File: run.sh
#!/bin/bash
# the make line also repeats each setting of config.mk as NAME=value (left out here)
make -C /OpenROAD-flow-scripts/flow DESIGN_CONFIG=/design/flow/config.mk WORK_HOME=/design/flow/orfs CLKGATE_MAP_FILE= finish
File: config.mk
export PLATFORM = sky130hd
export DESIGN_NAME = computing_core
export DESIGN_NICKNAME = computing_core
export VERILOG_FILES = /design/flow/design.v
export SDC_FILE = /design/flow/constraint.sdc
export NUM_CORES = 4
export LEC_CHECK = 0
export ABC_AREA = 1
export CAP_MARGIN = 0
export CORE_ASPECT_RATIO = 1.05
export CORE_MARGIN = 2
export CORE_UTILIZATION = 65
export CTS_CLUSTER_DIAMETER = 340
export CTS_CLUSTER_SIZE = 23
export GPL_ROUTABILITY_DRIVEN = 1
export GPL_TIMING_DRIVEN = 0
export MAX_ROUTING_LAYER = met5
export PLACE_DENSITY_LB_ADDON = 0.18
export SETUP_SLACK_MARGIN = -0.29
export SLEW_MARGIN = 5
File: constraint.sdc
create_clock -name core_clock -period 6.5 [get_ports {clk}]
set_input_delay 1.3000 -clock core_clock [delete_from_list [all_inputs] [get_ports {clk}]]
set_output_delay 1.3000 -clock core_clock [all_outputs]
set_load 0.01 [all_outputs]
File: design.v
`timescale 1ns / 1ps
module mult_gen_0(
    CLK,
    A,
    B,
    P
);
input              CLK;
input      [7:0]   A;
input      [7:0]   B;
output     [7:0]   P;
reg [7:0]  a_reg;
reg [7:0]  b_reg;
reg [7:0]  p_reg0;
reg [7:0]  p_reg1;
assign P = p_reg1;
always @(posedge CLK) begin
    a_reg  <= A;
    b_reg  <= B;
    p_reg0 <= a_reg * b_reg;
    p_reg1 <= p_reg0;
end
endmodule
`timescale 1ns / 1ps
module pe(
clk, 
rst,
in_data, 
in_weight, 
in_psum,
in_data_update, 
in_weight_update, 
in_psum_update,
out_psum, 
out_psum_vld
    );
parameter WIDTH             = 8;
parameter PIPELINE_STAGE    = 3;
input                               clk;
input                               rst;
input   [WIDTH - 1 : 0]             in_data;
input   [WIDTH - 1 : 0]             in_weight;
input   [WIDTH - 1 : 0]         in_psum;
input                               in_data_update;
input                               in_weight_update;
input                               in_psum_update;
output  [WIDTH - 1 : 0]         out_psum;
output                              out_psum_vld;
reg     [WIDTH - 1 : 0]             in_data_reg;
reg     [WIDTH - 1 : 0]             in_weight_reg;
reg     [WIDTH - 1 : 0]             in_psum_reg;
wire                                in_update;
wire    [WIDTH - 1 : 0]         out_mult;
reg     [WIDTH - 1 : 0]         in_psum_pipeline        [0 : PIPELINE_STAGE - 1];
reg                                 out_psum_vld_pipeline   [0 : PIPELINE_STAGE];
integer i;
mult_gen_0 mult_unit (
  .CLK(clk),   
  .A(in_data_reg),       
  .B(in_weight_reg),       
  .P(out_mult)       
);
assign in_update = (in_data_update | in_weight_update | in_psum_update);
assign out_psum = in_psum_pipeline[PIPELINE_STAGE-1] + out_mult;
assign out_psum_vld = out_psum_vld_pipeline[PIPELINE_STAGE];
always @(posedge clk) begin
    if(rst) begin
        in_data_reg <= 0;
        in_weight_reg <= 0;
        in_psum_reg <= 0;
    end
    else begin
        if(in_data_update) begin
            in_data_reg <= in_data;
        end
        if(in_weight_update) begin
            in_weight_reg <= in_weight;
        end
        if(in_psum_update) begin
            in_psum_reg <= in_psum;
        end
    end
end
always @(posedge clk) begin
    if(rst) begin
        for(i = 0; i <= PIPELINE_STAGE; i = i + 1) begin: zero_init_out_psum_vld
            out_psum_vld_pipeline[i] <= 0;
        end 
    end
    else begin
        out_psum_vld_pipeline[0] <= in_update;
        for(i = 0; i < PIPELINE_STAGE; i = i + 1) begin: pipeline_stage_out_psum_vld
            out_psum_vld_pipeline[i+1] <= out_psum_vld_pipeline[i];
        end 
    end
end
always @(posedge clk) begin
    if(rst) begin
        for(i = 0; i <= PIPELINE_STAGE - 1; i = i + 1) begin: zero_init_in_psum
            in_psum_pipeline[i] <= 0;
        end 
    end
    else begin
        in_psum_pipeline[0] <= in_psum_reg;
        for(i = 0; i < PIPELINE_STAGE - 1; i = i + 1) begin: pipeline_stage_in_psum
            in_psum_pipeline[i+1] <= in_psum_pipeline[i];
        end 
    end
end
endmodule
`timescale 1ns / 1ps
module pmul(
clk,rst,
in_update,
in_data2,
in_data1,
in_data0,
in_weight2,
in_weight1,
in_weight0,
psum,
psum_vld
    );
    parameter WIDTH = 8;
    input clk;
    input rst;
    input [WIDTH-1:0] in_data2;
    input [WIDTH-1:0] in_data1;
    input [WIDTH-1:0] in_data0;
    input [WIDTH-1:0] in_weight2;
    input [WIDTH-1:0] in_weight1;
    input [WIDTH-1:0] in_weight0;
    input wire        in_update;
    output [WIDTH-1:0]psum;
    output            psum_vld;
    wire [2:0] out_psum_vld;
    wire [WIDTH-1:0] out_psum [0:2];
    assign psum = out_psum[2] + out_psum[1] + out_psum[0];
    assign psum_vld = (out_psum_vld == 3'b111);
    pe pe2( .clk(clk), .rst(rst), 
            .in_data(in_data2), .in_weight(in_weight2), .in_psum(0), 
            .in_data_update(in_update), .in_weight_update(in_update), .in_psum_update(in_update), 
            .out_psum(out_psum[2]), .out_psum_vld(out_psum_vld[2]));
    pe pe1( .clk(clk), .rst(rst), 
            .in_data(in_data1), .in_weight(in_weight1), .in_psum(0), 
            .in_data_update(in_update), .in_weight_update(in_update), .in_psum_update(in_update), 
            .out_psum(out_psum[1]), .out_psum_vld(out_psum_vld[1]));
    pe pe0( .clk(clk), .rst(rst), 
            .in_data(in_data0), .in_weight(in_weight0), .in_psum(0), 
            .in_data_update(in_update), .in_weight_update(in_update), .in_psum_update(in_update), 
            .out_psum(out_psum[0]), .out_psum_vld(out_psum_vld[0]));
endmodule
`timescale 1ns / 1ps
module pcore(
    clk,rst,
    in_update,  
    activate2,
    activate1,
    activate0,
    weight2,
    weight1,
    weight0,
    out_psum,
    out_psum_vld
    );
    parameter WIDTH = 8;
    input wire                      clk,rst,in_update;
    input  wire [3*WIDTH-1:0]       activate2;
    input  wire [3*WIDTH-1:0]       activate1;
    input  wire [3*WIDTH-1:0]       activate0;
    input  wire [3*WIDTH-1:0]       weight2;
    input  wire [3*WIDTH-1:0]       weight1;
    input  wire [3*WIDTH-1:0]       weight0;
    output wire [WIDTH-1:0]         out_psum;
    output wire                     out_psum_vld;
    wire        [WIDTH-1:0]         psum[0:2];
    wire        [2:0]               psum_vld;
    assign out_psum = psum[2] + psum[1] + psum[0];
    assign out_psum_vld = psum_vld[2] & psum_vld[1] & psum_vld[0];
    pmul #(.WIDTH(WIDTH))p2(.clk(clk), .rst(rst), 
         .in_update(in_update), 
         .in_data2(activate2[3*WIDTH-1:2*WIDTH]), .in_data1(activate2[2*WIDTH-1:1*WIDTH]), .in_data0(activate2[1*WIDTH-1:0]), 
         .in_weight2(weight2[3*WIDTH-1:2*WIDTH]), .in_weight1(weight2[2*WIDTH-1:1*WIDTH]), .in_weight0(weight2[1*WIDTH-1:0]), 
         .psum(psum[2]), .psum_vld(psum_vld[2]));
    pmul #(.WIDTH(WIDTH))p1(.clk(clk), .rst(rst), 
         .in_update(in_update), 
         .in_data2(activate1[3*WIDTH-1:2*WIDTH]), .in_data1(activate1[2*WIDTH-1:1*WIDTH]), .in_data0(activate1[1*WIDTH-1:0]), 
         .in_weight2(weight1[3*WIDTH-1:2*WIDTH]), .in_weight1(weight1[2*WIDTH-1:1*WIDTH]), .in_weight0(weight1[1*WIDTH-1:0]), 
         .psum(psum[1]), .psum_vld(psum_vld[1]));
    pmul #(.WIDTH(WIDTH))p0(.clk(clk), .rst(rst), 
         .in_update(in_update), 
         .in_data2(activate0[3*WIDTH-1:2*WIDTH]), .in_data1(activate0[2*WIDTH-1:1*WIDTH]), .in_data0(activate0[1*WIDTH-1:0]), 
         .in_weight2(weight0[3*WIDTH-1:2*WIDTH]), .in_weight1(weight0[2*WIDTH-1:1*WIDTH]), .in_weight0(weight0[1*WIDTH-1:0]), 
         .psum(psum[0]), .psum_vld(psum_vld[0]));
endmodule
`timescale 1ns / 1ps
module computing_core(
clk,rst,
load_done,
activate0,
activate1,
activate2,
weight0,
weight1,
weight2,
weight3,
out_psum0,
out_psum1,
out_psum2,
out_psum3,
out_psum_vld
    );
    parameter WIDTH = 8;
    input  wire                 clk,rst,load_done;
    input  wire  [9*WIDTH-1:0]   weight0,weight1,weight2,weight3;
    input  wire [3*WIDTH-1:0]   activate0;
    input  wire [3*WIDTH-1:0]   activate1;
    input  wire [3*WIDTH-1:0]   activate2;
    output wire [WIDTH-1:0]     out_psum0;
    output wire [WIDTH-1:0]     out_psum1;
    output wire [WIDTH-1:0]     out_psum2;
    output wire [WIDTH-1:0]     out_psum3;
    output wire                 out_psum_vld;
    wire [3:0]      psum_vld;
    assign out_psum_vld = psum_vld[0] & psum_vld[1] & psum_vld[2] & psum_vld[3];
    pcore #(.WIDTH(WIDTH))p0(.clk(clk), .rst(rst), .in_update(load_done),
            .activate2(activate0),
            .activate1(activate1),
            .activate0(activate2),
            .weight2({weight0[64+:8], weight0[56+:8], weight0[48+:8]}),
            .weight1({weight0[40+:8], weight0[32+:8], weight0[24+:8]}),
            .weight0({weight0[16+:8], weight0[8+:8],  weight0[0+:8]}),
            .out_psum(out_psum0), .out_psum_vld(psum_vld[0]));
    pcore #(.WIDTH(WIDTH))p1(.clk(clk), .rst(rst), .in_update(load_done),
            .activate2(activate0),
            .activate1(activate1),
            .activate0(activate2),
            .weight2({weight1[64+:8], weight1[56+:8], weight1[48+:8]}),
            .weight1({weight1[40+:8], weight1[32+:8], weight1[24+:8]}),
            .weight0({weight1[16+:8], weight1[8+:8] , weight1[0+:8]}),
            .out_psum(out_psum1), .out_psum_vld(psum_vld[1]));
    pcore #(.WIDTH(WIDTH))p2(.clk(clk), .rst(rst), .in_update(load_done),
            .activate2(activate0),
            .activate1(activate1),
            .activate0(activate2),
            .weight2({weight2[64+:8], weight2[56+:8], weight2[48+:8]}),
            .weight1({weight2[40+:8], weight2[32+:8], weight2[24+:8]}),
            .weight0({weight2[16+:8], weight2[8+:8] , weight2[0+:8]}),
            .out_psum(out_psum2), .out_psum_vld(psum_vld[2]));
    pcore #(.WIDTH(WIDTH))p3(.clk(clk), .rst(rst), .in_update(load_done),
            .activate2(activate0),
            .activate1(activate1),
            .activate0(activate2),
            .weight2({weight3[64+:8], weight3[56+:8], weight3[48+:8]}),
            .weight1({weight3[40+:8], weight3[32+:8], weight3[24+:8]}),
            .weight0({weight3[16+:8], weight3[8+:8] , weight3[0+:8]}),
            .out_psum(out_psum3), .out_psum_vld(psum_vld[3]));
endmodule
==> results of run 1 <==
==> what timing repair did <==
| item | in CTS | in global routing |
|---|---|---|
| hold endpoints to repair | 0 | 0 |
| endpoints found under the setup margin | 2 | 2 |
| gates resized | 2 | 3 |
==> per-layer routing <==
metal  global-route usage (%)  part of all wire [%]  vias up
met4                     23.7                   7.3       12
met5                        0                 0.033        -
li1                         -                     -    27400
met2                     58.1                    44     2142
met3                     5.84                   8.5      471
met1                     47.2                    40    27400
==> metrics by stage <==
stage / setup WS, ns / cell area (µm²) / total power (W) / cells / hold WS, ns
after floorplan: 1.71 / 74100 / 0.0113 / 9110 / 0.310
after global placement: 0.389 / 79900 / 0.0135 / 11000 / 0.310
after detailed placement: 0.401 / 79900 / 0.0136 / 11000 / 0.312
after CTS: -0.233 / 81600 / 0.0179 / 11000 / 0.322
after global routing: -0.268 / 81700 / 0.0187 / 11000 / 0.330
final: -0.188 / 81700 / 0.0180 / 11100 / 0.322
==> area by class of cell <==
cell class	count	area, µm²	area share [%]
repair buffers	396	3990	4.88
multi-input cells	5324	38400	47.1
plain buffers	310	1480	1.81
inverters	2176	8170	10.0
clock buffers	67	1680	2.05
well taps	1472	1840	2.26
clock inverters	4	42.5	0.0521
diodes	4	10.0	0.0123
flip-flops and latches	1300	26000	31.9
==> reports/notes.md, run 1 <==
• 5.19 — per-cell via count in the routed design
• 0 — residual antenna-violating net count after detailed routing
• 46.7 nW — leakage power
• 9110 — number of cells produced by synthesis
• clkbuf_16 — cell at the root of the clock tree
• primary output — Critical Path Sink Type
• 22 — number of cells traversed by the worst register-to-register path
• 0.117 mm² — total die size
• 2 — Max FO, Critical Path
• 34 — count of different cell masters after synthesis
• 11 — final count of pins violating max slew
• out_psum1[6] — critical path endpoint
• 0.67 ns — slowest stage delay, CP
• 66 — Inserted Clock Buffers
• 150 MHz — maximum clock frequency
• 24.6% — share of total power in the clock network
• 6 — DRT Pass-1 Iters
• 32.4% — fraction of power spent switching nets
• 57000 — number of global-route vias before repair
• 1.53 ns — Slew @ Worst Pin
• 7 — final-report setup violation count
• 26.8% — post-synthesis share of cell area spent on full adders, half adders and majority gates
• 0.00442 W — P_clk
• 0% — mux cell area share after synthesis
• clkdlybuf4s50_1 — slowest CP cell
• 0 — residual overflow from global routing
• nand2_1 — most common cell in the synthesized netlist
• 213 mm — total wire length
• 8.13 µm² — Post-Synthesis Mean Instance Area
• registers — Biggest consumer
• 1 — Maximum Capacitance Violations
• 72.5% — Final Util
• yes — clock tree from TritonCTS
• 126 — Row Count
• 0% — async set-reset flop share out of synthesis
• 9110 — cell count listed in synth_stat.txt
• 36.7% — global-route usage over all layers
• 3.49% — and-or/or-and share of the synthesized area
• 333 µm — Die Width
• 0.000303 V — maximum VDD drop
• 17.2% — share of synthesized cell area in and, or, nand and nor gates
• 3 — Max H-tree Level
• nand2_1 (2830), inv_1 (2174), dfxtp_1 (1300) — most instantiated cells after synthesis
• 220 mW/mm² — total power density per cell area
• 172 mm — Post-DP HPWL
• 0.0284 ns — final clock skew
• 0.0741 mm² — synthesized chip area reported by yosys
• 5.20 ns — required time worst endpoint
• 350 µm — Die Span Y
• complete, but fails checks — status
• 0 — post-CTS setup buffers
• 4683 — number of violations reported at the end of detailed-routing iteration 0
• inv_1 -> fa_1 -> inv_1 -> fa_1 -> fa_1 -> inv_1 -> fa_1 -> inv_1 -> ha_1 -> fa_1 -> nand3_1 -> nand2_1 -> xor2_1 -> clkdlybuf4s50_1 — cell breakdown of the critical path
• capacitance limit, slew limit, setup timing — causes of the layout check failure
• 4.39% — Synth Area in XOR/XNOR
• 0 — hold buffers post-CTS
• 35.1% — share of the yosys chip area belonging to registers
• dfxtp_1 (35%), fa_1 (17%), nand2_1 (14%) — cells taking the most area after synthesis
• 0 — residual DRC count
• 0.00888 W — sequential group power
• 0.113 mm² — floorplan core area
• 10700 — synthesized netlist net count
• 10.2% — Area Overhead vs Synth
• 0.0122 W — internal power
• 24 — pin count of the biggest net entering global routing
• 49.3% — sequential share of power
• 35.1% — top cell type's share of synthesized area
• 0.00583 W — net switching power figure
• 21 — number of antenna violations at the first check in global routing
• 0 — EDFF count, synth
• fa_1 — CP most frequent cell
• 0 — worst hold stages
• adder cells — main combinational cell family by area after synthesis
• 14 — number of cells on the critical path
• 0.993 — GP Congestion
• 396 — I/O pin count
• 3 — buffer depth of the longest clock path
• -0.188 ns — final worst setup slack
• 0.00471 W — power of the combinational group
• 0.10 ns — clock-pin slew on the worst setup and hold paths
• 0.67 ns — latest clock arrival within the worst-skew pair
• 27 — count of tool warnings
• flop — startpoint types
• 26.2% — combinational cell fraction of total power
• 6.69 ns — Min Clock Period, post-route
• adder cells — gate family responsible for the most delay along the worst path
• 65.7% — Core Density at Floorplan
• p0.p2.pe1.mult_unit.p_reg0[4] — min-delay src
• p1.p1.pe0.mult_unit.a_reg[0] — critical register-to-register path startpoint
• p1.p1.pe0.mult_unit.p_reg0[7] — destination of the worst register-to-register timing path
• 5.39 ns — Worst EP arrival
• 8817 — tally of filler cells in the layout
• 6 — Warnings, synthesis
• p0.p2.pe1.mult_unit.p_reg1[4] — Hold Crit Endpoint
• 1.64 ns — slack of the worst reg-to-reg path
• 0 — final hold violations
• dfxtp_1 — commonest register cell after synthesis
• dfxtp_1 — post-synthesis cell type with the largest combined area
• 5 — number of buffers and inverters on the critical path
• 0.0741 mm² — combined area of all synthesized cells
• 57400 — vias after detailed routing
• p1.p0.pe0.mult_unit.p_reg1[2] — crit path from
• 1300 — synthesis-stage register bit count
• 11200 — final net count
• -0.605 ns — Setup TNS
• 320 mm — wire length of the first global-routing pass
• 19.3 µm — routed length per instance
• 1300 — total number of clock tree sinks
• -2.27% — max_slew headroom
• reg -> reg — min-delay worst type
• reg -> out — critical path class
• 103% — crit share post-route
• 393 — count of input and output buffers
==> inputs of run 2 (changes only) <==
Settings changed: CORE_ASPECT_RATIO 1.05 to 1.5, CTS_CLUSTER_DIAMETER 340 to 49, CTS_CLUSTER_SIZE 23 to 44, GPL_ROUTABILITY_DRIVEN 1 to not set, GPL_TIMING_DRIVEN 0 to not set, HOLD_SLACK_MARGIN set to 0.29, MAX_ROUTING_LAYER met5 to not set, PLACE_DENSITY_LB_ADDON 0.18 to 0.04, SETUP_SLACK_MARGIN -0.29 to not set, SLEW_MARGIN 5 to 20.
Clock period 6.5 ns to 6.37 ns, I/O delays scaled along.
==> reports/notes.md, run 2 <==
• 0 — Maximum Capacitance Violations, was 1
• nand2_1 — most common cell in the synthesized netlist, unchanged
• 0.74 ns — latest clock arrival within the worst-skew pair, was 0.67 ns
• 1300 — synthesis-stage register bit count, unchanged
• 0.694 ns — pre-CTS setup slack, was 0.401 ns
• 1.91 ns — slack of the worst reg-to-reg path, was 1.64 ns
• 0 — final count of pins violating max slew, was 11
• 417 µm — Die Span Y, was 350 µm
• 17 — number of antenna violations at the first check in global routing, was 21
• 0.63 ns — slowest stage delay, CP, was 0.67 ns
• 160 MHz — maximum clock frequency
• adder cells — main combinational cell family by area after synthesis, unchanged
• 29.4% — max_slew headroom, was -2.27%
• 246 mW/mm² — total power density per cell area, was 220 mW/mm²
• 35.1% — share of the yosys chip area belonging to registers, unchanged
• 0 — final-report setup violation count, was 7
• 73.2% — Final Util, was 72.5%
• 0.312 ns — worst hold slack, was 0.322 ns
• 162 — pin count of the biggest net entering global routing, was 24
• 396 — I/O pin count, unchanged
• 0.135 ns — final worst setup slack, was -0.188 ns
• 395 — count of input and output buffers, was 393
• registers — Biggest consumer, unchanged
• 0.0416 ns — final clock skew, was 0.0284 ns
• 0.928 — GP Congestion, was 0.993
• 5 — number of buffers and inverters on the critical path, unchanged
• 0 — residual overflow from global routing, unchanged
• dfxtp_1 (35%), fa_1 (17%), nand2_1 (14%) — cells taking the most area after synthesis, unchanged
• 9110 — cell count listed in synth_stat.txt, unchanged
• 35.1% — top cell type's share of synthesized area, unchanged
• 3.49% — and-or/or-and share of the synthesized area, unchanged
• primary output — Critical Path Sink Type, unchanged
• 294 mm — wire length of the first global-routing pass, was 320 mm
• 17.2% — share of synthesized cell area in and, or, nand and nor gates, unchanged
• 0.113 mm² — floorplan core area, about the same
• 55100 — vias after detailed routing, was 57400
• p1.p2.pe0.mult_unit.p_reg0[7] — destination of the worst register-to-register timing path, was p1.p1.pe0.mult_unit.p_reg0[7]
• 0% — mux cell area share after synthesis, unchanged
• 0 — hold buffers post-CTS, unchanged
• 0.000227 V — maximum VDD drop, was 0.000303 V
• 0.0203 W — overall power of the completed layout, was 0.0180 W
• dfxtp_1 — post-synthesis cell type with the largest combined area, unchanged
• reg -> reg — min-delay worst type, unchanged
• 12 — number of cells on the critical path, was 14
• 26.8% — post-synthesis share of cell area spent on full adders, half adders and majority gates, unchanged
• 3344 — number of violations reported at the end of detailed-routing iteration 0, was 4683
• 32.4% — fraction of power spent switching nets, about the same
• 3 — Max H-tree Level, unchanged
• 46.9 nW — leakage power, was 46.7 nW
• 20.1% — combinational cell fraction of total power, was 26.2%
• 17.0 µm — routed length per instance, was 19.3 µm
• 10700 — synthesized netlist net count, unchanged
• reg -> out — critical path class, unchanged
• p0.p2.pe0.mult_unit.a_reg[3] — critical register-to-register path startpoint, was p1.p1.pe0.mult_unit.a_reg[0]
• 185 mm — total wire length, was 213 mm
• 6 — Warnings, synthesis, unchanged
• 6 — DRT Pass-1 Iters, unchanged
• 45 — count of tool warnings, was 27
• 65.6% — Core Density at Floorplan, was 65.7%
• 0 — residual DRC count, unchanged
• 4.96 ns — Worst EP arrival, was 5.39 ns
• out_psum1[4] — critical path endpoint, was out_psum1[6]
• 145 mm — Post-DP HPWL, was 172 mm
• 0.0741 mm² — synthesized chip area reported by yosys, unchanged
• dfxtp_1 — commonest register cell after synthesis, unchanged
• clkbuf_16 — cell at the root of the clock tree, unchanged
• 95 — Inserted Clock Buffers, was 66
• 9110 — number of cells produced by synthesis, unchanged
• 0% — async set-reset flop share out of synthesis, unchanged
• nand2_1 (2830), inv_1 (2174), dfxtp_1 (1300) — most instantiated cells after synthesis, unchanged
• 5.06 — per-cell via count in the routed design, was 5.19
• 3 — buffer depth of the longest clock path, unchanged
• 1.06 ns — Slew @ Worst Pin, was 1.53 ns
• 8.13 µm² — Post-Synthesis Mean Instance Area, unchanged
• inv_1 -> fa_1 -> inv_1 -> fa_1 -> fa_1 -> inv_1 -> fa_1 -> inv_1 -> ha_1 -> fa_1 -> xor2_1 -> clkdlybuf4s50_1 — cell breakdown of the critical path, was inv_1 -> fa_1 -> inv_1 -> fa_1 -> fa_1 -> inv_1 -> fa_1 -> inv_1 -> ha_1 -> fa_1 -> nand3_1 -> nand2_1 -> xor2_1 -> clkdlybuf4s50_1
• fa_1 — CP most frequent cell, unchanged
• 0.0741 mm² — combined area of all synthesized cells, unchanged
• 151 — Row Count, was 126
• 280 µm — Die Width, was 333 µm
• 5.10 ns — required time worst endpoint, was 5.20 ns
• 34 — count of different cell masters after synthesis, unchanged
• no — setup repair after global routing missed its margin
• clkdlybuf4s50_1 — slowest CP cell, unchanged
• 56000 — number of global-route vias before repair, was 57000
• 0 — final hold violations, unchanged
• 0 — residual antenna-violating net count after detailed routing, unchanged
• flop — startpoint types, unchanged
• 0.0137 W — internal power, was 0.0122 W
• 0 — worst hold stages, unchanged
• 0 — EDFF count, synth, unchanged
• 4.39% — Synth Area in XOR/XNOR, unchanged
• timing/DRC/antenna clean — status, was complete, but fails checks
• 32.5% — global-route usage over all layers, was 36.7%
• 11.7% — Area Overhead vs Synth, was 10.2%
• 0.00410 W — power of the combinational group, was 0.00471 W
• 0.00701 W — P_clk, was 0.00442 W
• 0.00660 W — net switching power figure, was 0.00583 W
• p1.p0.pe0.mult_unit.p_reg1[2] — crit path from, unchanged
• 0.00923 W — sequential group power, was 0.00888 W
• p0.p0.pe2.mult_unit.p_reg1[7] — Hold Crit Endpoint, was p0.p2.pe1.mult_unit.p_reg1[4]
• p0.p0.pe2.mult_unit.p_reg0[7] — min-delay src, was p0.p2.pe1.mult_unit.p_reg0[4]
• 2 — Max FO, Critical Path, unchanged
• 1300 — total number of clock tree sinks, unchanged
• 45.4% — sequential share of power, was 49.3%
• 97.9% — crit share post-route, was 103%
• 10900 — final net count, was 11200
• 18 — number of cells traversed by the worst register-to-register path, was 22
• 34.5% — share of total power in the clock network, was 24.6%
• 0.117 mm² — total die size, about the same
• 6.24 ns — Min Clock Period, post-route
• 0 ns — Setup TNS, was -0.605 ns
• adder cells — gate family responsible for the most delay along the worst path, unchanged
• 0.09 ns — clock-pin slew on the worst setup and hold paths, was 0.10 ns
• yes — clock tree from TritonCTS, unchanged
==> run 2: what timing repair did <==
item,4_1_cts,5_1_grt
setup buffers,0,0
resized,5,8
pin swaps,1,1
cloned,0,0
setup endpoints to repair,3,6
==> run 2: per-layer routing <==
metal / share of wire (%) / track usage, % / vias up / wire (µm)
li1: - / - / 27000 / -
met1: 39 / 38.7 / 26300 / 72800
met2: 50 / 57.6 / 1481 / 92000
met3: 4.9 / 3.33 / 399 / 9070
met4: 6.0 / 17.3 / 6 / 11100
met5: 0.021 / 0 / - / 38
==> run 2: area by class of cell <==
class                   instances  area [µm²]
well taps                    1453        1820
clock buffers                 100        2430
multi-input cells            5324       38500
inverters                    2176        8180
clock inverters                79        1410
flip-flops and latches       1300       26000
repair buffers                443        4400
fillers                      8847       30300
diodes                          7        17.5
==> run 2: through the flow <==
step,cell area (µm²),cells
floorplan,74100,9110
global placement,78800,10700
detailed placement,78800,10700
CTS,82700,10900
global route,82700,10900
finish,82700,10900
==> inputs of run 3 (changes only) <==
Settings changed: ABC_AREA 1 to not set, CAP_MARGIN 0 to 20, CORE_ASPECT_RATIO 1.5 to not set, CORE_UTILIZATION 65 to 71, CTS_CLUSTER_DIAMETER 49 to not set, CTS_CLUSTER_SIZE 44 to 18, HOLD_SLACK_MARGIN 0.29 to not set, PLACE_DENSITY_LB_ADDON 0.04 to not set, SETUP_SLACK_MARGIN set to 0.89.
Clock period 6.37 ns to 5.82 ns, I/O delays scaled along.
==> reports/notes.md, run 3 <==
• 0 — EDFF count, synth, unchanged
• 0.00788 W — net switching power figure, was 0.00660 W
• 0.56 ns — slowest stage delay, CP, was 0.63 ns
• 0.0863 ns — final worst setup slack, was 0.135 ns
• p3.p1.pe2.mult_unit.a_reg[2] — critical register-to-register path startpoint, was p0.p2.pe0.mult_unit.a_reg[3]
• 7 — DRT Pass-1 Iters, was 6
• fa_1 -> fa_1 -> fa_1 -> inv_1 -> fa_1 -> inv_2 -> ha_4 -> a21o_1 -> a21oi_4 -> o21bai_1 -> a21oi_2 -> xnor2_2 -> buf_2 — cell breakdown of the critical path, was inv_1 -> fa_1 -> inv_1 -> fa_1 -> fa_1 -> inv_1 -> fa_1 -> inv_1 -> ha_1 -> fa_1 -> xor2_1 -> clkdlybuf4s50_1
• 134 — Inserted Clock Buffers, was 95
• 0.0102 W — sequential group power, was 0.00923 W
• reg -> out — critical path class, unchanged
• 0.0694 mm² — synthesized chip area reported by yosys, was 0.0741 mm²
• 4 — Max H-tree Level, was 3
• 0 — final-report setup violation count, unchanged
• flop — startpoint types, unchanged
• adder cells — gate family responsible for the most delay along the worst path, unchanged
• p3.p1.pe1.mult_unit.p_reg0[3] — min-delay src, was p0.p0.pe2.mult_unit.p_reg0[7]
• 1300 — synthesis-stage register bit count, unchanged
• 395 — count of input and output buffers, unchanged
• met2 — most used routing layer, unchanged
• 5833 — tally of filler cells in the layout, was 8847
• 1.49% — and-or/or-and share of the synthesized area, was 3.49%
• 0.0260 mm² — sequential cell area in the final layout, about the same
• 4.66 ns — required time worst endpoint, was 5.10 ns
• dfxtp_1 — most common cell in the synthesized netlist, was nand2_1
• reg -> reg — min-delay worst type, unchanged
• 19.9 µm — routed length per instance, was 17.0 µm
• 317 µm — Die Span Y, was 417 µm
• 13 — number of cells on the critical path, was 12
• 27.5% — max_slew headroom, was 29.4%
• 4.57 ns — Worst EP arrival, was 4.96 ns
• 0.0967 mm² — floorplan core area, was 0.113 mm²
• 0 — residual overflow from global routing, unchanged
• dfxtp_1 (1300), inv_1 (1029), and2_1 (810) — most instantiated cells after synthesis, was nand2_1 (2830), inv_1 (2174), dfxtp_1 (1300)
• 174 MHz — maximum clock frequency
• 6 — Warnings, synthesis, unchanged
• 0.0178 W — internal power, was 0.0137 W
• primary output — Critical Path Sink Type, unchanged
• 39.9% — sequential share of power, was 45.4%
• dfxtp_1 — commonest register cell after synthesis, unchanged
• 120 mm — Post-DP HPWL, was 145 mm
• 34.1% — global-route usage over all layers, was 32.5%
• 37.5% — top cell type's share of synthesized area, was 35.1%
• 1300 — total number of clock tree sinks, unchanged
• 5.73 ns — Min Clock Period, post-route
• 44600 — vias after detailed routing, was 55100
• 2 — Max FO, Critical Path, unchanged
• 20 — count of different cell masters after synthesis, was 34
• p3.p2.pe0.mult_unit.p_reg1[3] — crit path from, was p1.p0.pe0.mult_unit.p_reg1[2]
• 5.20% — mux cell area share after synthesis, was 0%
• 40 — count of tool warnings, was 45
• 2664 — number of violations reported at the end of detailed-routing iteration 0, was 3344
• 0.07 ns — clock-pin slew on the worst setup and hold paths, was 0.09 ns
• p3.p1.pe2.mult_unit.p_reg0[7] — destination of the worst register-to-register timing path, was p1.p2.pe0.mult_unit.p_reg0[7]
• 114 — Row Count, was 151
• 14.8% — Area Overhead vs Synth, was 11.7%
• dfxtp_1 — post-synthesis cell type with the largest combined area, unchanged
• p3.p1.pe1.mult_unit.p_reg1[3] — Hold Crit Endpoint, was p0.p0.pe2.mult_unit.p_reg1[7]
• 0 — Maximum Capacitance Violations, unchanged
• 8.31% — Synth Area in XOR/XNOR, was 4.39%
• 0 — worst hold stages, unchanged
• yes — setup repair after global routing missed its margin, was no
• 1.09 ns — Slew @ Worst Pin, was 1.06 ns
• 24.4% — combinational cell fraction of total power, was 20.1%
• timing/DRC/antenna clean — status, unchanged
• 35.7% — share of total power in the clock network, was 34.5%
• 262 mm — wire length of the first global-routing pass, was 294 mm
• 6579 — cell count listed in synth_stat.txt, was 9110
• 0 — final count of pins violating max slew, unchanged
• 56.3% — global-route met2 utilization, was 57.6%
• 0.188 ns — pre-CTS setup slack, was 0.694 ns
• 44.4% — global routing usage on met1, was 38.7%
• 0.0390 mm² — multi-input logic area, was 0.0385 mm²
• 0.00626 W — power of the combinational group, was 0.00410 W
• 5.33 — per-cell via count in the routed design, was 5.06
• 8559 — final net count, was 10900
• 28.6% — post-synthesis share of cell area spent on full adders, half adders and majority gates, was 26.8%
• 0.312 ns — worst hold slack, about the same
• clkbuf_16 — cell at the root of the clock tree, unchanged
• 10.5 µm² — Post-Synthesis Mean Instance Area, was 8.13 µm²
• fa_1 — CP most frequent cell, unchanged
• dfxtp_1 (38%), fa_1 (18%), ha_1 (11%) — cells taking the most area after synthesis, was dfxtp_1 (35%), fa_1 (17%), nand2_1 (14%)
• 3 — number of buffers and inverters on the critical path, was 5
• 114 — pin count of the biggest net entering global routing, was 162
• out_psum3[7] — critical path endpoint, was out_psum1[4]
• registers — Biggest consumer, unchanged
• 0 — hold buffers post-CTS, unchanged
• 396 — I/O pin count, unchanged
• 322 mW/mm² — total power density per cell area, was 246 mW/mm²
• 0.100 mm² — total die size, was 0.117 mm²
• 8162 — synthesized netlist net count, was 10700
• 317 µm — Die Width, was 280 µm
• yes — clock tree from TritonCTS, unchanged
• fa_1 — slowest CP cell, was clkdlybuf4s50_1
• 12.0% — share of synthesized cell area in and, or, nand and nor gates, was 17.2%
• 0.0256 W — overall power of the completed layout, was 0.0203 W
• 30.7% — fraction of power spent switching nets, was 32.4%
• 13 — number of cells traversed by the worst register-to-register path, was 18
• 6579 — number of cells produced by synthesis, was 9110
• adder cells — main combinational cell family by area after synthesis, unchanged
• 0.0293 ns — final clock skew, was 0.0416 ns
• 98.5% — crit share post-route, was 97.9%
• 39.0 nW — leakage power, was 46.9 nW
• 3 — buffer depth of the longest clock path, unchanged
• 0 ns — Setup TNS, unchanged
• 37.5% — share of the yosys chip area belonging to registers, was 35.1%
• 12 — number of antenna violations at the first check in global routing, was 17
• 0.000569 V — maximum VDD drop, was 0.000227 V
• 0.77 ns — latest clock arrival within the worst-skew pair, was 0.74 ns
• 0 — final hold violations, unchanged
• 71.7% — Core Density at Floorplan, was 65.6%
• 0 — residual DRC count, unchanged
• 0.00914 W — P_clk, was 0.00701 W
• 167 mm — total wire length, was 185 mm
• 0% — async set-reset flop share out of synthesis, unchanged
• 5.08% — grt met3 use, was 3.33%
• 1.32 ns — slack of the worst reg-to-reg path, was 1.91 ns
• 0.0694 mm² — combined area of all synthesized cells, was 0.0741 mm²
• 0.898 — GP Congestion, was 0.928
• 0 — residual antenna-violating net count after detailed routing, unchanged
• 47900 — number of global-route vias before repair, was 56000
==> run 3: through the flow <==
stage | instance area (µm²) | instances | util [%]
5_1_grt | 79600 | 8361 | 82.3
3_5_place_dp | 74400 | 8103 | 76.9
6_report | 79600 | 8366 | 82.3
3_3_place_gp | 74400 | 8103 | 76.9
4_1_cts | 79400 | 8356 | 82.1
2_1_floorplan | 69400 | 6579 | -
==> run 3: timing repair <==
action	in CTS	in global routing
setup endpoints to repair	24	26
pin swaps	43	35
resized	167	53
cloned	0	0
buffers inserted	8	5
==> run 3: layout make-up <==
class | instances | area share, %
sequential | 1300 | 32.7
multi-input combinational | 4062 | 48.9
antenna | 5 | 0.0157
timing repair buffer | 449 | 5.50
clock inverter | 76 | 1.37
clock buffer | 169 | 4.63
inverter | 1029 | 4.85
tap | 1276 | 2.01
==> run 3: per-layer routing <==
layer  wire (µm)  up-vias
met5          60        -
met4        8840       10
met3        9910      425
met2       79100     1364
met1       68700    22100
li1            -    20700
==> inputs of run 4 (changes only) <==
Settings changed: ABC_AREA set to 1, CTS_CLUSTER_DIAMETER set to 137, PLACE_DENSITY set to 0.78, SETUP_SLACK_MARGIN 0.89 to -0.3.
Clock period 5.82 ns to 4.51 ns, I/O delays scaled along.
==> reports/notes.md, run 4 <==
• p3.p0.pe1.mult_unit.p_reg1[7] — Hold Crit Endpoint, was p3.p1.pe1.mult_unit.p_reg1[3]
• dfxtp_1 — commonest register cell after synthesis, unchanged
• 35.1% — share of the yosys chip area belonging to registers, was 37.5%
• 0.103 mm² — floorplan core area, was 0.0967 mm²
• 5 — number of buffers and inverters on the critical path, was 3
• 0 — Maximum Capacitance Violations, unchanged
• 56500 — vias after detailed routing, was 44600
• 188 MHz — maximum clock frequency
• 7170 — tally of filler cells in the layout, was 5833
• 35.1% — top cell type's share of synthesized area, was 37.5%
• out_psum1[7] — critical path endpoint, was out_psum3[7]
• 0 — final hold violations, unchanged
• 37.2% — max_slew headroom, was 27.5%
• 0.325 ns — worst hold slack, was 0.312 ns
• complete, but fails checks — status, was timing/DRC/antenna clean
• 0.0741 mm² — synthesized chip area reported by yosys, was 0.0694 mm²
• 0 — worst hold stages, unchanged
• yes — clock tree from TritonCTS, unchanged
• reg -> out — critical path class, unchanged
• clkbuf_16 — cell at the root of the clock tree, unchanged
• 187 mm — total wire length, was 167 mm
• 0.000484 V — maximum VDD drop, was 0.000569 V
• 11000 — final net count, was 8559
• 4.39% — Synth Area in XOR/XNOR, was 8.31%
• 19 — number of cells traversed by the worst register-to-register path, was 13
• 17.2% — share of synthesized cell area in and, or, nand and nor gates, was 12.0%
• fa_1 -> fa_1 -> fa_1 -> inv_1 -> fa_1 -> inv_2 -> ha_4 -> a21oi_4 -> o21ai_2 -> nor2_2 -> inv_1 -> nand2_1 -> nand2_1 -> nand2_1 -> inv_2 -> nor2_4 -> buf_6 — cell breakdown of the critical path, was fa_1 -> fa_1 -> fa_1 -> inv_1 -> fa_1 -> inv_2 -> ha_4 -> a21o_1 -> a21oi_4 -> o21bai_1 -> a21oi_2 -> xnor2_2 -> buf_2
• 0% — async set-reset flop share out of synthesis, unchanged
• 17.3 µm — routed length per instance, was 19.9 µm
• 0.24 ns — slack of the worst reg-to-reg path, was 1.32 ns
• 34 — count of different cell masters after synthesis, was 20
• 0.57 ns — slowest stage delay, CP, was 0.56 ns
• 136 — pin count of the biggest net entering global routing, was 114
• 0.0130 W — sequential group power, was 0.0102 W
• 0.00737 W — power of the combinational group, was 0.00626 W
• registers — Biggest consumer, unchanged
• 57600 — number of global-route vias before repair, was 47900
• 46.8 nW — leakage power, was 39.0 nW
• 0.0741 mm² — combined area of all synthesized cells, was 0.0694 mm²
• 0 — EDFF count, synth, unchanged
• 6 — DRT Pass-1 Iters, was 7
• 47.2% — sequential share of power, was 39.9%
• 0 — final count of pins violating max slew, unchanged
• fa_1 — CP most frequent cell, unchanged
• 82 — Inserted Clock Buffers, was 134
• 0.00869 W — net switching power figure, was 0.00788 W
• 35.6% — global-route usage over all layers, was 34.1%
• 0 — residual DRC count, unchanged
• 334 mW/mm² — total power density per cell area, was 322 mW/mm²
• nand2_1 (2830), inv_1 (2174), dfxtp_1 (1300) — most instantiated cells after synthesis, was dfxtp_1 (1300), inv_1 (1029), and2_1 (810)
• 3.61 ns — required time worst endpoint, was 4.66 ns
• 118 — Row Count, was 114
• 3 — buffer depth of the longest clock path, unchanged
• primary output — Critical Path Sink Type, unchanged
• reg -> reg — min-delay worst type, unchanged
• 1300 — synthesis-stage register bit count, unchanged
• 147 mm — Post-DP HPWL, was 120 mm
• setup timing — causes of the layout check failure
• 11.3% — Area Overhead vs Synth, was 14.8%
• 395 — count of input and output buffers, unchanged
• 0.107 mm² — total die size, was 0.100 mm²
• adder cells — gate family responsible for the most delay along the worst path, unchanged
• 6 — Warnings, synthesis, unchanged
• 0.00717 W — P_clk, was 0.00914 W
• adder cells — main combinational cell family by area after synthesis, unchanged
• p2.p2.pe2.mult_unit.p_reg0[7] — destination of the worst register-to-register timing path, was p3.p1.pe2.mult_unit.p_reg0[7]
• 3.49% — and-or/or-and share of the synthesized area, was 1.49%
• -0.803 ns — final worst setup slack, was 0.0863 ns
• 0.0189 W — internal power, was 0.0178 W
• 26.0% — share of total power in the clock network, was 35.7%
• 0.0275 W — overall power of the completed layout, was 0.0256 W
• 0.08 ns — clock-pin slew on the worst setup and hold paths, was 0.07 ns
• nand2_1 — most common cell in the synthesized netlist, was dfxtp_1
• p3.p0.pe1.mult_unit.p_reg0[7] — min-delay src, was p3.p1.pe1.mult_unit.p_reg0[3]
• 10700 — synthesized netlist net count, was 8162
• 46.2% — global routing usage on met1, was 44.4%
• dfxtp_1 — post-synthesis cell type with the largest combined area, unchanged
• 299 mm — wire length of the first global-routing pass, was 262 mm
• 59.7% — global-route met2 utilization, was 56.3%
• 327 µm — Die Width, was 317 µm
• 0% — mux cell area share after synthesis, was 5.20%
• 71.6% — Core Density at Floorplan, was 71.7%
• p1.p2.pe1.mult_unit.p_reg1[4] — crit path from, was p3.p2.pe0.mult_unit.p_reg1[3]
• 26.8% — combinational cell fraction of total power, was 24.4%
• p2.p2.pe2.mult_unit.b_reg[2] — critical register-to-register path startpoint, was p3.p1.pe2.mult_unit.a_reg[2]
• 9110 — number of cells produced by synthesis, was 6579
• 327 µm — Die Span Y, was 317 µm
• 9110 — cell count listed in synth_stat.txt, was 6579
• flop — startpoint types, unchanged
• 0.920 — GP Congestion, was 0.898
• 4088 — number of violations reported at the end of detailed-routing iteration 0, was 2664
• 5.31 ns — Min Clock Period, post-route
• 5.14% — grt met3 use, was 5.08%
• 0.936 ns — Slew @ Worst Pin, was 1.09 ns
• 396 — I/O pin count, unchanged
• 5.21 — per-cell via count in the routed design, was 5.33
• 31.5% — fraction of power spent switching nets, was 30.7%
• 0.0246 ns — final clock skew, was 0.0293 ns
• 1300 — total number of clock tree sinks, unchanged
• 41 — count of tool warnings, was 40
• 118% — crit share post-route, was 98.5%
• fa_1 — slowest CP cell, unchanged
• 79.7% — Final Util, was 82.3%
• 17 — number of cells on the critical path, was 13
• met2 — most used routing layer, unchanged
• 24 — final-report setup violation count, was 0
• 8.13 µm² — Post-Synthesis Mean Instance Area, was 10.5 µm²
• 0 — residual overflow from global routing, unchanged
• 3 — Max FO, Critical Path, was 2
• 26.8% — post-synthesis share of cell area spent on full adders, half adders and majority gates, was 28.6%
• 0 — residual antenna-violating net count after detailed routing, unchanged
• 4.41 ns — Worst EP arrival, was 4.57 ns
• 3 — Max H-tree Level, was 4
• 0.69 ns — latest clock arrival within the worst-skew pair, was 0.77 ns
• dfxtp_1 (35%), fa_1 (17%), nand2_1 (14%) — cells taking the most area after synthesis, was dfxtp_1 (38%), fa_1 (18%), ha_1 (11%)
• 15 — number of antenna violations at the first check in global routing, was 12
• yes — setup repair after global routing missed its margin, unchanged
## run 4: per-layer routing
| layer | vias to the layer above | share of wire (%) |
|---|---|---|
| met5 | - | 0.012 |
| met4 | 4 | 4.9 |
| met3 | 424 | 7.2 |
| met2 | 1847 | 47 |
| met1 | 27100 | 41 |
| li1 | 27100 | - |
## run 4: layout make-up
class / count / area [µm²] / area share (%)
multi-input combinational: 5324 / 39000 / 47.3
inverter: 2176 / 8180 / 9.92
clock buffer: 83 / 2080 / 2.52
sequential: 1300 / 26100 / 31.6
tap: 1380 / 1730 / 2.09
antenna: 8 / 20.0 / 0.0243
clock inverter: 7 / 88.8 / 0.108
timing repair buffer: 550 / 5320 / 6.45
## run 4: timing repair
item	in CTS	in global routing
setup buffers	3	5
setup endpoints to repair	24	21
gates resized	193	73
hold buffers	0	0
pin swaps	59	56
## run 4: metrics by stage
step	setup slack [ns]	instance area, µm²	TNS [ns]	std cells
3_5_place_dp	-0.672	79700	-8.02	10700
3_3_place_gp	-0.655	79700	-7.00	10700
4_1_cts	-0.851	82200	-13.94	10800
2_1_floorplan	0.121	74100	0	9110
6_report	-0.803	82400	-12.92	10800
5_1_grt	-1.04	82400	-16.34	10800
==> inputs of run 5 (changes only) <==
Settings changed: ABC_AREA 1 to 0, CAP_MARGIN 20 to 15, CELL_PAD_IN_SITES_DETAIL_PLACEMENT set to 1, CORE_ASPECT_RATIO set to 0.85, CORE_MARGIN 2 to 9, CORE_UTILIZATION 71 to 38, CTS_CLUSTER_DIAMETER 137 to 319, CTS_CLUSTER_SIZE 18 to 26, MAX_ROUTING_LAYER set to met4, MIN_ROUTING_LAYER set to met2, PLACE_DENSITY 0.78 to not set, PLACE_DENSITY_LB_ADDON set to 0.27, SETUP_SLACK_MARGIN -0.3 to not set, SLEW_MARGIN 20 to 15.
Clock period 4.51 ns to 7.26 ns, I/O delays scaled along.
==> reports/notes.md, run 5 <==
• 0 — final-report setup violation count, was 24
• 7 — DRT Pass-1 Iters, was 6
• p2.p0.pe1.mult_unit.p_reg0[6] — min-delay src, was p3.p0.pe1.mult_unit.p_reg0[7]
• reg -> reg — min-delay worst type, unchanged
• 6579 — number of cells produced by synthesis, was 9110
• 5.81 ns — required time worst endpoint, was 3.61 ns
• 38.3% — Core Density at Floorplan, was 71.6%
• 0 — hold buffers post-CTS, unchanged
• 48.7% — sequential share of power, was 47.2%
• 0.198 mm² — total die size, was 0.107 mm²
• 11.3% — Area Overhead vs Synth, about the same
• 8458 — final net count, was 11000
• 6 — Warnings, synthesis, unchanged
• 2 — Max H-tree Level, was 3
• timing/DRC/antenna clean — status, was complete, but fails checks
• 35 — count of tool warnings, was 41
• 42.6% — Final Util, was 79.7%
• 0.0694 mm² — combined area of all synthesized cells, was 0.0741 mm²
• 3 — buffer depth of the longest clock path, unchanged
• 0.00821 W — sequential group power, was 0.0130 W
• no — setup repair after global routing missed its margin, was yes
• dfxtp_1 — most common cell in the synthesized netlist, was nand2_1
• 0 — residual DRC count, unchanged
• 0.000210 V — maximum VDD drop, was 0.000484 V
• 8162 — synthesized netlist net count, was 10700
• 0 ns — Setup TNS, was -12.92 ns
• 6579 — cell count listed in synth_stat.txt, was 9110
• 33.4% — fraction of power spent switching nets, was 31.5%
• 0% — async set-reset flop share out of synthesis, unchanged
• 0.307 ns — worst hold slack, was 0.325 ns
• 5991 — number of violations reported at the end of detailed-routing iteration 0, was 4088
• 0.00374 W — P_clk, was 0.00717 W
• 0 — residual overflow from global routing, unchanged
• 0.12 ns — clock-pin slew on the worst setup and hold paths, was 0.08 ns
• dfxtp_1 (1300), inv_1 (1029), and2_1 (810) — most instantiated cells after synthesis, was nand2_1 (2830), inv_1 (2174), dfxtp_1 (1300)
• p0.p1.pe0.mult_unit.p_reg0[7] — destination of the worst register-to-register timing path, was p2.p2.pe2.mult_unit.p_reg0[7]
• out_psum0[6] — critical path endpoint, was out_psum1[7]
• 299 mm — wire length of the first global-routing pass, about the same
• 6.28 — per-cell via count in the routed design, was 5.21
• 1.49% — and-or/or-and share of the synthesized area, was 3.49%
• dfxtp_1 — commonest register cell after synthesis, unchanged
• registers — Biggest consumer, unchanged
• 0 — post-CTS setup buffers, was 3
• 150 mm — Post-DP HPWL, was 147 mm
• 0.181 mm² — floorplan core area, was 0.103 mm²
• 21.9% — max_slew headroom, was 37.2%
• 21.0 µm — routed length per instance, was 17.3 µm
• 5 — number of buffers and inverters on the critical path, unchanged
• 29.1% — combinational cell fraction of total power, was 26.8%
• 0 — final count of pins violating max slew, unchanged
• 92.5% — crit share post-route, was 118%
• 55 — Inserted Clock Buffers, was 82
• 22.2% — share of total power in the clock network, was 26.0%
• 149 MHz — maximum clock frequency
• 71600 — number of global-route vias before repair, was 57600
• 395 — count of input and output buffers, unchanged
• 1300 — synthesis-stage register bit count, unchanged
• 0.909 — GP Congestion, was 0.920
• 0 — post_cts resized, was 193
• 0 — residual antenna-violating net count after detailed routing, unchanged
• clkdlybuf4s50_1 — slowest CP cell, was fa_1
• 2 — Max FO, Critical Path, was 3
• 0 — number of antenna violations at the first check in global routing, was 15
• yes — clock tree from TritonCTS, unchanged
• 0.00492 W — power of the combinational group, was 0.00737 W
• 2.56 ns — slack of the worst reg-to-reg path, was 0.24 ns
• 0.0694 mm² — synthesized chip area reported by yosys, was 0.0741 mm²
• 1.17 ns — Slew @ Worst Pin, was 0.936 ns
• primary output — Critical Path Sink Type, unchanged
• 218 mW/mm² — total power density per cell area, was 334 mW/mm²
• 412 µm — Die Span Y, was 327 µm
• 0 — final hold violations, unchanged
• flop — startpoint types, unchanged
• 0.66 ns — slowest stage delay, CP, was 0.57 ns
• 5.27 ns — Worst EP arrival, was 4.41 ns
• 12.0% — share of synthesized cell area in and, or, nand and nor gates, was 17.2%
• 20 — count of different cell masters after synthesis, was 34
• 58500 — vias after detailed routing, was 56500
• 481 µm — Die Width, was 327 µm
• adder cells — main combinational cell family by area after synthesis, unchanged
• 37.5% — share of the yosys chip area belonging to registers, was 35.1%
• 130 — pin count of the biggest net entering global routing, was 136
• dfxtp_1 (38%), fa_1 (18%), ha_1 (11%) — cells taking the most area after synthesis, was dfxtp_1 (35%), fa_1 (17%), nand2_1 (14%)
• 12 — number of cells traversed by the worst register-to-register path, was 19
• clkbuf_16 — cell at the root of the clock tree, unchanged
• 0.0439 ns — final clock skew, was 0.0246 ns
• 6.72 ns — Min Clock Period, post-route
• dfxtp_1 — post-synthesis cell type with the largest combined area, unchanged
• 0 — Maximum Capacitance Violations, unchanged
• 31.0% — global-route usage over all layers, was 35.6%
• 37.5% — top cell type's share of synthesized area, was 35.1%
• p2.p0.pe1.mult_unit.p_reg1[6] — Hold Crit Endpoint, was p3.p0.pe1.mult_unit.p_reg1[7]
• 0 — worst hold stages, unchanged
• adder cells — gate family responsible for the most delay along the worst path, unchanged
• 1300 — total number of clock tree sinks, unchanged
• 37.1 nW — leakage power, was 46.8 nW
• 28.6% — post-synthesis share of cell area spent on full adders, half adders and majority gates, was 26.8%
• 8.31% — Synth Area in XOR/XNOR, was 4.39%
• 14 — number of cells on the critical path, was 17
• 20000 — tally of filler cells in the layout, was 7170
• 0.0112 W — internal power, was 0.0189 W
• reg -> out — critical path class, unchanged
• p1.p1.pe0.mult_unit.a_reg[3] — critical register-to-register path startpoint, was p2.p2.pe2.mult_unit.b_reg[2]
• 396 — I/O pin count, unchanged
• p0.p2.pe0.mult_unit.p_reg1[1] — crit path from, was p1.p2.pe1.mult_unit.p_reg1[4]
• 144 — Row Count, was 118
• 196 mm — total wire length, was 187 mm
• fa_1 -> inv_1 -> fa_1 -> fa_1 -> fa_1 -> inv_1 -> ha_1 -> inv_1 -> fa_1 -> inv_1 -> a21o_1 -> a21oi_1 -> xnor2_1 -> clkdlybuf4s50_1 — cell breakdown of the critical path, was fa_1 -> fa_1 -> fa_1 -> inv_1 -> fa_1 -> inv_2 -> ha_4 -> a21oi_4 -> o21ai_2 -> nor2_2 -> inv_1 -> nand2_1 -> nand2_1 -> nand2_1 -> inv_2 -> nor2_4 -> buf_6
• fa_1 — CP most frequent cell, unchanged
• 0 — EDFF count, synth, unchanged
• 5.20% — mux cell area share after synthesis, was 0%
• 0.75 ns — latest clock arrival within the worst-skew pair, was 0.69 ns
• 0.00563 W — net switching power figure, was 0.00869 W
• 10.5 µm² — Post-Synthesis Mean Instance Area, was 8.13 µm²
-- run 5: area by class of cell --
cell class                 instances  area [µm²]  area share, %
antenna                           35        87.6          0.113
clock buffer                      55        1380           1.78
clock inverter                     1        8.76         0.0113
inverter                        1029        3860           5.00
multi-input combinational       4062       38600           50.0
sequential                      1300       26000           33.7
tap                             2409        3010           3.90
timing repair buffer             427        4260           5.52
-- run 5: stage by stage --
step	setup slack [ns]	cell area [µm²]	total power (W)	instances
global placement	1.39	75700	0.0130	9225
CTS	0.564	77100	0.0168	9281
global route	0.320	77100	0.0178	9283
finish	0.542	77200	0.0169	9318
floorplan	2.32	69400	0.0107	6579
detailed placement	1.40	75700	0.0131	9225
-- run 5: metal layers --
| layer | vias up | GRT usage, % | wire [µm] |
|---|---|---|---|
| li1 | 20300 | - | - |
| met5 | - | - | 0 |
| met3 | 796 | 42.2 | 83500 |
| met4 | 0 | 3.29 | 9390 |
| met1 | 21500 | - | 0 |
| met2 | 15900 | 35.7 | 103000 |
==> inputs of run 6 (changes only) <==
Settings changed: CAP_MARGIN 15 to 0, CELL_PAD_IN_SITES_DETAIL_PLACEMENT 1 to not set, CORE_ASPECT_RATIO 0.85 to 0.82, CORE_MARGIN 9 to 2, CORE_UTILIZATION 38 to 66, CTS_CLUSTER_DIAMETER 319 to not set, CTS_CLUSTER_SIZE 26 to 44, MAX_ROUTING_LAYER met4 to not set, MIN_ROUTING_LAYER met2 to not set, PLACE_DENSITY_LB_ADDON 0.27 to not set, SLEW_MARGIN 15 to 20.
Clock period 7.26 ns to 5.96 ns, I/O delays scaled along.
==> reports/notes.md, run 6 <==
• 13.8% — Area Overhead vs Synth, was 11.3%
• 1300 — total number of clock tree sinks, unchanged
• primary output — Critical Path Sink Type, unchanged
• 302 mW/mm² — total power density per cell area, was 218 mW/mm²
• 1.10 ns — Slew @ Worst Pin, was 1.17 ns
• inv_1 -> fa_1 -> inv_1 -> fa_1 -> fa_1 -> inv_1 -> fa_1 -> inv_1 -> ha_1 -> fa_2 -> xor2_2 -> clkdlybuf4s50_1 — cell breakdown of the critical path, was fa_1 -> inv_1 -> fa_1 -> fa_1 -> fa_1 -> inv_1 -> ha_1 -> inv_1 -> fa_1 -> inv_1 -> a21o_1 -> a21oi_1 -> xnor2_1 -> clkdlybuf4s50_1
• 22.5% — combinational cell fraction of total power, was 29.1%
• 0 — residual antenna-violating net count after detailed routing, unchanged
• p0.p1.pe0.mult_unit.p_reg0[0] — min-delay src, was p2.p0.pe1.mult_unit.p_reg0[6]
• 10.5 µm² — Post-Synthesis Mean Instance Area, unchanged
• 0 — residual overflow from global routing, unchanged
• 0 — residual DRC count, unchanged
• dfxtp_1 — most common cell in the synthesized netlist, unchanged
• 0 — hold buffers post-CTS, unchanged
• 35.6% — share of total power in the clock network, was 22.2%
• registers — Biggest consumer, unchanged
• 0% — async set-reset flop share out of synthesis, unchanged
• 30.4% — global-route usage over all layers, was 31.0%
• clkbuf_16 — cell at the root of the clock tree, unchanged
• 4.63 ns — Worst EP arrival, was 5.27 ns
• 12.0% — share of synthesized cell area in and, or, nand and nor gates, unchanged
• 107 — Row Count, was 144
• 0.104 mm² — floorplan core area, was 0.181 mm²
• 45300 — number of global-route vias before repair, was 71600
• yes — clock tree from TritonCTS, unchanged
• 395 — count of input and output buffers, unchanged
• timing/DRC/antenna clean — status, unchanged
• 3 — Max H-tree Level, was 2
• 19.0 µm — routed length per instance, was 21.0 µm
• 26.3% — max_slew headroom, was 21.9%
• 1.37 ns — slack of the worst reg-to-reg path, was 2.56 ns
• 5 — number of buffers and inverters on the critical path, unchanged
• 362 µm — Die Width, was 481 µm
• 28.6% — post-synthesis share of cell area spent on full adders, half adders and majority gates, unchanged
• 5.12 — per-cell via count in the routed design, was 6.28
• 20 — count of different cell masters after synthesis, unchanged
• 0 — final hold violations, unchanged
• 396 — I/O pin count, unchanged
• 0.00703 W — net switching power figure, was 0.00563 W
• 0.108 mm² — total die size, was 0.198 mm²
• 66.7% — Core Density at Floorplan, was 38.3%
• p1.p1.pe0.mult_unit.a_reg[1] — critical register-to-register path startpoint, was p1.p1.pe0.mult_unit.a_reg[3]
• 0.000361 V — maximum VDD drop, was 0.000210 V
• 0.00998 W — sequential group power, was 0.00821 W
• 5 — DRT Pass-1 Iters, was 7
• 37.5% — share of the yosys chip area belonging to registers, unchanged
• dfxtp_1 (1300), inv_1 (1029), and2_1 (810) — most instantiated cells after synthesis, unchanged
• 8177 — placed cell count, was 9225
• 0.00535 W — power of the combinational group, was 0.00492 W
• 0 — post-CTS setup buffers, unchanged
• 0.0694 mm² — combined area of all synthesized cells, unchanged
• 0.900 — GP Congestion, was 0.909
• 6 — Warnings, synthesis, unchanged
• adder cells — main combinational cell family by area after synthesis, unchanged
• 0 — final count of pins violating max slew, unchanged
• 5.83 ns — Min Clock Period, post-route
• 13 — number of cells traversed by the worst register-to-register path, was 12
• 8.31% — Synth Area in XOR/XNOR, unchanged
• reg -> reg — min-delay worst type, unchanged
• 0 — worst hold stages, unchanged
• 1300 — synthesis-stage register bit count, unchanged
• dfxtp_1 (38%), fa_1 (18%), ha_1 (11%) — cells taking the most area after synthesis, unchanged
• 6579 — number of cells produced by synthesis, unchanged
• 8162 — synthesized netlist net count, unchanged
• 8406 — final cell count without fillers, was 9318
• 126 — pin count of the biggest net entering global routing, was 130
• 39 — count of tool warnings, was 35
• 7207 — tally of filler cells in the layout, was 20000
• flop — startpoint types, unchanged
• 0.00849 W — P_clk, was 0.00374 W
• 121 mm — Post-DP HPWL, was 150 mm
• 121 — Inserted Clock Buffers, was 55
• 172 MHz — maximum clock frequency
• 0 — Maximum Capacitance Violations, unchanged
• 12 — number of cells on the critical path, was 14
• 0.0168 W — internal power, was 0.0112 W
• 1.49% — and-or/or-and share of the synthesized area, unchanged
• 37.5% — top cell type's share of synthesized area, unchanged
• 43000 — vias after detailed routing, was 58500
• 3 — buffer depth of the longest clock path, unchanged
• 41.9% — sequential share of power, was 48.7%
• 0.0280 ns — final clock skew, was 0.0439 ns
• dfxtp_1 — post-synthesis cell type with the largest combined area, unchanged
• 17 — number of antenna violations at the first check in global routing, was 0
• 0.74 ns — latest clock arrival within the worst-skew pair, was 0.75 ns
• 0.0694 mm² — synthesized chip area reported by yosys, unchanged
• yes — setup repair after global routing missed its margin, was no
• 0 — final-report setup violation count, unchanged
• 4.77 ns — required time worst endpoint, was 5.81 ns
• 8521 — final net count, was 8458
• 0.57 ns — slowest stage delay, CP, was 0.66 ns
• clkdlybuf4s50_1 — slowest CP cell, unchanged
• 254 mm — wire length of the first global-routing pass, was 299 mm
• 75.9% — Final Util, was 42.6%
• 29.5% — fraction of power spent switching nets, was 33.4%
• 298 µm — Die Span Y, was 412 µm
• 0.07 ns — clock-pin slew on the worst setup and hold paths, was 0.12 ns
• p3.p0.pe0.mult_unit.p_reg1[2] — crit path from, was p0.p2.pe0.mult_unit.p_reg1[1]
• 160 mm — total wire length, was 196 mm
• p0.p1.pe0.mult_unit.p_reg1[0] — Hold Crit Endpoint, was p2.p0.pe1.mult_unit.p_reg1[6]
• out_psum3[4] — critical path endpoint, was out_psum0[6]
• 97.8% — crit share post-route, was 92.5%
• reg -> out — critical path class, unchanged
• adder cells — gate family responsible for the most delay along the worst path, unchanged
• 5.20% — mux cell area share after synthesis, unchanged
• 38.7 nW — leakage power, was 37.1 nW
• p0.p1.pe0.mult_unit.p_reg0[7] — destination of the worst register-to-register timing path, unchanged
• 2 — Max FO, Critical Path, unchanged
• 0 — EDFF count, synth, unchanged
• 6579 — cell count listed in synth_stat.txt, unchanged
• 2316 — number of violations reported at the end of detailed-routing iteration 0, was 5991
• dfxtp_1 — commonest register cell after synthesis, unchanged
[run 6: repair_timing]
action | CTS | global route
resized | 29 | 21
pin swaps | 2 | 3
setup endpoints to repair | 14 | 14
[run 6: layout make-up]
type | count | area, µm² | share of cell area (%)
diodes | 2 | 5.00 | 0.00634
clock inverters | 79 | 1140 | 1.44
multi-input cells | 4062 | 38600 | 49.0
inverters | 1029 | 3860 | 4.90
repair buffers | 424 | 4220 | 5.35
clock buffers | 148 | 3300 | 4.18
flip-flops and latches | 1300 | 26000 | 33.0
well taps | 1362 | 1700 | 2.16
[run 6: metal layers]
layer | track usage, % | part of all wire (%) | wire length (µm)
met5 | 0 | 0.075 | 120
met4 | 8.50 | 2.8 | 4540
met3 | 6.90 | 7.2 | 11500
met2 | 47.1 | 44 | 70400
met1 | 42.9 | 46 | 73200
[run 6: stage by stage]
| step | hold WS (ns) | setup TNS (ns) | setup WS (ns) | cell area [µm²] | total power (W) |
|---|---|---|---|---|---|
| global placement | 0.310 | 0 | 0.379 | 74400 | 0.0155 |
| CTS | 0.313 | 0 | 0.00169 | 78900 | 0.0240 |
| detailed placement | 0.312 | 0 | 0.309 | 74400 | 0.0155 |
| floorplan | 0.310 | 0 | 1.28 | 69400 | 0.0130 |
| finish | 0.308 | 0 | 0.134 | 78900 | 0.0238 |
| global route | 0.329 | -0.134 | -0.0945 | 78900 | 0.0249 |
==> inputs of run 7 (changes only) <==
Settings changed: ABC_AREA 0 to 1, CAP_MARGIN 0 to 15, CORE_ASPECT_RATIO 0.82 to not set, CORE_UTILIZATION 66 to 72, CTS_CLUSTER_SIZE 44 to not set, HOLD_SLACK_MARGIN set to -0.04, SETUP_SLACK_MARGIN set to 2.99.
Clock period 5.96 ns to 10.1 ns, I/O delays scaled along.
==> reports/notes.md, run 7 <==
• timing/DRC/antenna clean — status, unchanged
• clkdlybuf4s50_1 — slowest CP cell, unchanged
• 3.49% — and-or/or-and share of the synthesized area, was 1.49%
• 0.00261 W — power of the combinational group, was 0.00535 W
• 8.13 µm² — Post-Synthesis Mean Instance Area, was 10.5 µm²
• 0 — residual antenna-violating net count after detailed routing, unchanged
• fa_1 — CP most frequent cell
• 0.00939 W — internal power, was 0.0168 W
• 2 — Max FO, Critical Path, unchanged
• 0.000215 V — maximum VDD drop, was 0.000361 V
• 5 — number of buffers and inverters on the critical path, unchanged
• 1300 — total number of clock tree sinks, unchanged
• dfxtp_1 — post-synthesis cell type with the largest combined area, unchanged
• 0 — final hold violations, unchanged
• out_psum1[4] — critical path endpoint, was out_psum3[4]
• 5.38 ns — slack of the worst reg-to-reg path, was 1.37 ns
• 10600 — placed cell count, was 8177
• 140 mm — Post-DP HPWL, was 121 mm
• 0 — final-report setup violation count, unchanged
• 17.2% — share of synthesized cell area in and, or, nand and nor gates, was 12.0%
• 0.0263 ns — final clock skew, was 0.0280 ns
• dfxtp_1 (35%), fa_1 (17%), nand2_1 (14%) — cells taking the most area after synthesis, was dfxtp_1 (38%), fa_1 (18%), ha_1 (11%)
• reg -> reg — min-delay worst type, unchanged
• 0.74 ns — latest clock arrival within the worst-skew pair, about the same
• 0 — residual overflow from global routing, unchanged
• 121 — Inserted Clock Buffers, unchanged
• 395 — count of input and output buffers, unchanged
• 17 — number of cells traversed by the worst register-to-register path, was 13
• 0.0830 mm² — post-route design area, was 0.0789 mm²
• 1300 — synthesis-stage register bit count, unchanged
• 6.95 ns — Min Clock Period, post-route
• 4.93 ns — Worst EP arrival, was 4.63 ns
• 176 — pin count of the biggest net entering global routing, was 126
• 0.00582 W — sequential group power, was 0.00998 W
• 56500 — vias after detailed routing, was 43000
• 325 µm — Die Span Y, was 298 µm
• 39 — count of tool warnings, unchanged
• 21 — number of antenna violations at the first check in global routing, was 17
• 0.00488 W — P_clk, was 0.00849 W
• 0 — hold buffers post-CTS, unchanged
• 81.4% — Final Util, was 75.9%
• 0.0741 mm² — synthesized chip area reported by yosys, was 0.0694 mm²
• inv_1 -> fa_1 -> inv_1 -> fa_1 -> fa_1 -> inv_1 -> fa_1 -> inv_1 -> ha_1 -> fa_1 -> xor2_2 -> clkdlybuf4s50_1 — cell breakdown of the critical path, was inv_1 -> fa_1 -> inv_1 -> fa_1 -> fa_1 -> inv_1 -> fa_1 -> inv_1 -> ha_1 -> fa_2 -> xor2_2 -> clkdlybuf4s50_1
• p1.p0.pe0.mult_unit.p_reg1[2] — crit path from, was p3.p0.pe0.mult_unit.p_reg1[2]
• 3 — Max H-tree Level, unchanged
• registers — Biggest consumer, unchanged
• 0 — final count of pins violating max slew, unchanged
• 0% — async set-reset flop share out of synthesis, unchanged
• 36.7% — share of total power in the clock network, was 35.6%
• 325 µm — Die Width, was 362 µm
• 0.0741 mm² — combined area of all synthesized cells, was 0.0694 mm²
• 35.1% — top cell type's share of synthesized area, was 37.5%
• 8.08 ns — required time worst endpoint, was 4.77 ns
• 0.07 ns — clock-pin slew on the worst setup and hold paths, about the same
• adder cells — gate family responsible for the most delay along the worst path, unchanged
• 0.321 ns — worst hold slack, was 0.308 ns
• 160 mW/mm² — total power density per cell area, was 302 mW/mm²
• p2.p2.pe2.mult_unit.p_reg0[7] — destination of the worst register-to-register timing path, was p0.p1.pe0.mult_unit.p_reg0[7]
• 58300 — number of global-route vias before repair, was 45300
• 0 — worst hold stages, unchanged
• yes — setup repair after global routing missed its margin, unchanged
• 0.61 ns — slowest stage delay, CP, was 0.57 ns
• nand2_1 — most common cell in the synthesized netlist, was dfxtp_1
• 47.1 nW — leakage power, was 38.7 nW
• 35.9% — global-route usage over all layers, was 30.4%
• 18.1% — max_slew headroom, was 26.3%
• 0.102 mm² — floorplan core area, was 0.104 mm²
• 0.00392 W — net switching power figure, was 0.00703 W
• 9110 — cell count listed in synth_stat.txt, was 6579
• 117 — Row Count, was 107
• 26.8% — post-synthesis share of cell area spent on full adders, half adders and majority gates, was 28.6%
==> run 7: repair_timing <==
action | in CTS | in global routing
resized | 4 | 10
pin swaps | 2 | 2
endpoints found under the setup margin | 3 | 8
==> run 7: metrics by stage <==
step                      setup WS (ns)  total power, W
after floorplan                    4.59         0.00728
after global placement             3.73         0.00835
after detailed placement           3.70         0.00843
after CTS                          3.01          0.0133
after global routing               2.97          0.0139
final                              3.15          0.0133
==> run 7: cell type report <==
type	instances	area, µm²
Multi-Input combinational cell	5324	38500
Tap cell	1368	1710
Clock buffer	168	3540
Sequential cell	1300	26000
Inverter	2176	8180
Fill cell	6751	18900
Timing Repair Buffer	430	4250
Antenna cell	7	17.5
Clock inverter	60	767
==> run 7: metal layers <==
layer,GRT usage (%),routed length (µm)
met2,60.7,88600
met1,45.1,74500
met5,0,112
met3,6.47,14500
met4,16.1,8830
Power figures rest on the tool's default switching activity, not on a simulated workload.
